Setup of sierra:
Design brain_m, start of the top module:
module brain_m(clk, rst, distance, mode, start, E, color, OE, shape);
clock: 9.14 ns
lec_check: 0
abc_area: 0
cap_margin: 20
core_margin: 7
core_utilization: 31
gpl_routability_driven: 0
gpl_timing_driven: 1
max_routing_layer: met5
place_density_lb_addon: 0.03
setup_slack_margin: 1.69
slew_margin: 20
tns_end_percent: 40
run.sh (not shown) runs the stock make flow with config.mk's settings and CLKGATE_MAP_FILE=.
Setup changes, sierra to delta
- TNS_END_PERCENT: 40 -> unset
- PLACE_DENSITY: unset -> 0.6
- SETUP_SLACK_MARGIN: 1.69 -> unset
- CORE_MARGIN: 7 -> 2
- MAX_ROUTING_LAYER: met5 -> unset
- ABC_AREA: 0 -> unset
- PLACE_DENSITY_LB_ADDON: 0.03 -> unset
- GPL_TIMING_DRIVEN: 1 -> unset
- GPL_ROUTABILITY_DRIVEN: 0 -> unset
- CORE_UTILIZATION: 31 -> 58
- the clock period (ns, I/O delays scaled along): 9.14 -> 4.05
- In the final reports, the cell area of delta is smaller than that of sierra.
- Higher power was reported by delta, not sierra.
- delta vs sierra, final critical-path setup slack went down by 2860 ps.
- delta vs. sierra: peak fanout along the critical path saw a decrease, total power divided by cell area saw an increase, initial antenna violation count saw a decrease.
- A worst hold path class of in2reg is what delta shows, while reg2reg belongs to sierra.
- sierra → delta: leakage power figure picked up an extra 0.36 nW; number of cells in the finished layout apart from fillers -2,087.
- For clock sink count, sierra and delta come out practically identical.
Modified inputs, onyx compared to delta
- SETUP_SLACK_MARGIN newly set to 0.62
- PLACE_DENSITY removed (was 0.6)
- CORE_UTILIZATION changed from 58 to 72
- PLACE_DENSITY_LB_ADDON newly set to 0.0
- the clock period (ns, I/O delays scaled along) changed from 4.05 to 3.7
Notes after the runs:
Although it ran to completion, onyx produced a layout that fails the final checks because of setup timing.
delta finished every stage and its layout cleared the timing, DRC and antenna checks.
Diff delta -> onyx: logic depth of the worst setup path including buffers +10, first-pass GRT wire length higher, row count has decreased, depth of the worst register-to-register path higher, full die area went down by 19%.
Input changes introduced in maple (baseline for comparison: onyx):
- PLACE_DENSITY_LB_ADDON removed (was 0.0)
- CORE_UTILIZATION changed from 72 to 40
- SETUP_SLACK_MARGIN removed (was 0.62)
- PLACE_DENSITY newly set to 0.6
- the clock period (ns, I/O delays scaled along) changed from 3.7 to 9.74
### Flow results
maple: flow completed, timing, DRC and antenna clean. There was hardly any difference in number of multi-input logic gates between onyx and maple. maple vs. onyx: part of the power in registers now sits lower; sequential power decreased 62%; cell area after layout has decreased. Looking at number of tap cells added at floorplan, maple sits 1,616 higher than onyx does. From onyx to maple the numbers moved as follows: number of buffers and inverters on the critical path went down; fraction of area in non-clock buffers went down; number of cells on the critical path went down.
Edits applied to the flow inputs when going from maple to lagoon:
- setting SETUP_SLACK_MARGIN to 1.07 for the first time
- changing PLACE_DENSITY from 0.6 to 0.35
- changing CORE_UTILIZATION from 40 to 72
- changing the clock period (ns, I/O delays scaled along) from 9.74 to 3.7
## What came out
- In lagoon the implementation ran to completion but is not tape-out ready, as the final checks report setup timing.
- lagoon vs maple: multi-input gate share of total cell area up in lagoon
- Setup WNS maple -> lagoon: worse
- Comparing maple with lagoon, the placed instance area came out essentially unchanged.
- The final reports for lagoon and maple show portion of total power attributed to the clock network lower in the former.
- Slew at the pin closest to its max-slew limit in lagoon is 190 ps above maple.
diff inputs: lagoon => amber
- PLACE_DENSITY removed (was 0.35)
- SETUP_SLACK_MARGIN changed from 1.07 to -0.24
## What came out
- As for a clean layout from amber and lagoon, there is none.
- From the logs: lagoon reached the end of the flow and failed the layout checks with setup timing.
- Taking lagoon as the reference point, the power dissipated in the clock network of amber rises by about 5%.
- Re number of cell instances after yosys synthesis: no difference whatsoever between amber and lagoon.
- amber has number of non-clock buffers below what lagoon had.
- lagoon → amber: highest attainable clock frequency higher; clock distribution area overhead in the final layout higher; static leakage power lower.
- Placed instance count across amber and lagoon: no real change.
- Diff lagoon..amber | area fraction in compound gates after synthesis | unchanged
- Compared with lagoon, amber shows wire length of the first global-routing pass that has gone down by a few percent.

---

brain_m again, from the RTL that the note above started with.
Settings: LEC_CHECK=0, ABC_AREA=1, CAP_MARGIN=20, CELL_PAD_IN_SITES_GLOBAL_PLACEMENT=2, CORE_MARGIN=2, CORE_UTILIZATION=26, CTS_CLUSTER_DIAMETER=54, HOLD_SLACK_MARGIN=0.28, MAX_ROUTING_LAYER=met4, SETUP_SLACK_MARGIN=0.06, SLEW_MARGIN=25; clock period 5.54 ns.
The first run passed the timing, DRC and antenna checks.
Then changed:
ABC_AREA = 0   (was 1)
CELL_PAD_IN_SITES_GLOBAL_PLACEMENT = 0   (was 2)
CORE_UTILIZATION = 72   (was 26)
MAX_ROUTING_LAYER = default   (was met4)
PLACE_DENSITY = 0.95   (was default)
SETUP_SLACK_MARGIN = 1.3   (was 0.06)
clock period = 5.26 ns   (was 5.54 ns; I/O delays follow)
Result:
- The new run aborted during global routing
- die area decreases by well over a third
- synthesized cell count decreases by about a fifth
- synthesized area decreases slightly
Then changed:
CTS_CLUSTER_DIAMETER = 381   (was 54)
PLACE_DENSITY = default   (was 0.95)
PLACE_DENSITY_LB_ADDON = 0.08   (was default)
SETUP_SLACK_MARGIN = 1.52   (was 1.3)
Outcome: This time the run finished with timing, DRC and antenna clean. Die size stays the same. Synthesized area stays the same. Synthesized cell count does not change.
Then changed:
ABC_AREA = default   (was 0)
CTS_CLUSTER_DIAMETER = 54   (was 381)
PLACE_DENSITY_LB_ADDON = 0.0   (was 0.08)
SETUP_SLACK_MARGIN = 1.3   (was 1.52)
clock period = 4.42 ns   (was 5.26 ns; I/O delays follow)
=>
- This time the run ran to the end with violations: capacitance limit, slew limit
- utilization goes up by 2.5 points
- register-to-register slack gets worse by 0.63 ns
- area after synthesis stays the same
- sequential share of layout area goes down by 1.4 points
- cell count goes up by 0.95%
- die area does not change
- power goes up by 23%
- clock-buffer cell count goes up by 48
Then changed:
CELL_PAD_IN_SITES_GLOBAL_PLACEMENT = default   (was 0)
CTS_CLUSTER_DIAMETER = default   (was 54)
HOLD_SLACK_MARGIN = default   (was 0.28)
PLACE_DENSITY_LB_ADDON = 0.01   (was 0.0)
SETUP_SLACK_MARGIN = default   (was 1.3)
SLEW_MARGIN = 20   (was 25)
clock period = 4.02 ns   (was 4.42 ns; I/O delays follow)
Effect: The new run completed, yet does not pass: setup timing. Register-to-register slack gets worse by 0.42 ns. Utilization shrinks by 2.2 points. Final cell count shrinks slightly. Worst setup slack gets worse by 0.29 ns. First-iteration DRC count shrinks by a few percent. Flip-flop count stays the same. Final area shrinks by a few percent. Synthesized cell count is unchanged. Routed wire length shrinks by a few percent.
Then changed:
CORE_UTILIZATION = 40   (was 72)
PLACE_DENSITY = 0.6   (was default)
PLACE_DENSITY_LB_ADDON = default   (was 0.01)
clock period = 6.6 ns   (was 4.02 ns; I/O delays follow)
The new run ran to the end with no violations.
Critical path depth decreases by 1.
Core utilization decreases by 36 points.
Area after synthesis does not change.
Total power decreases by about 37%.
No activity file was given, so power comes from the tool's default toggle rates.
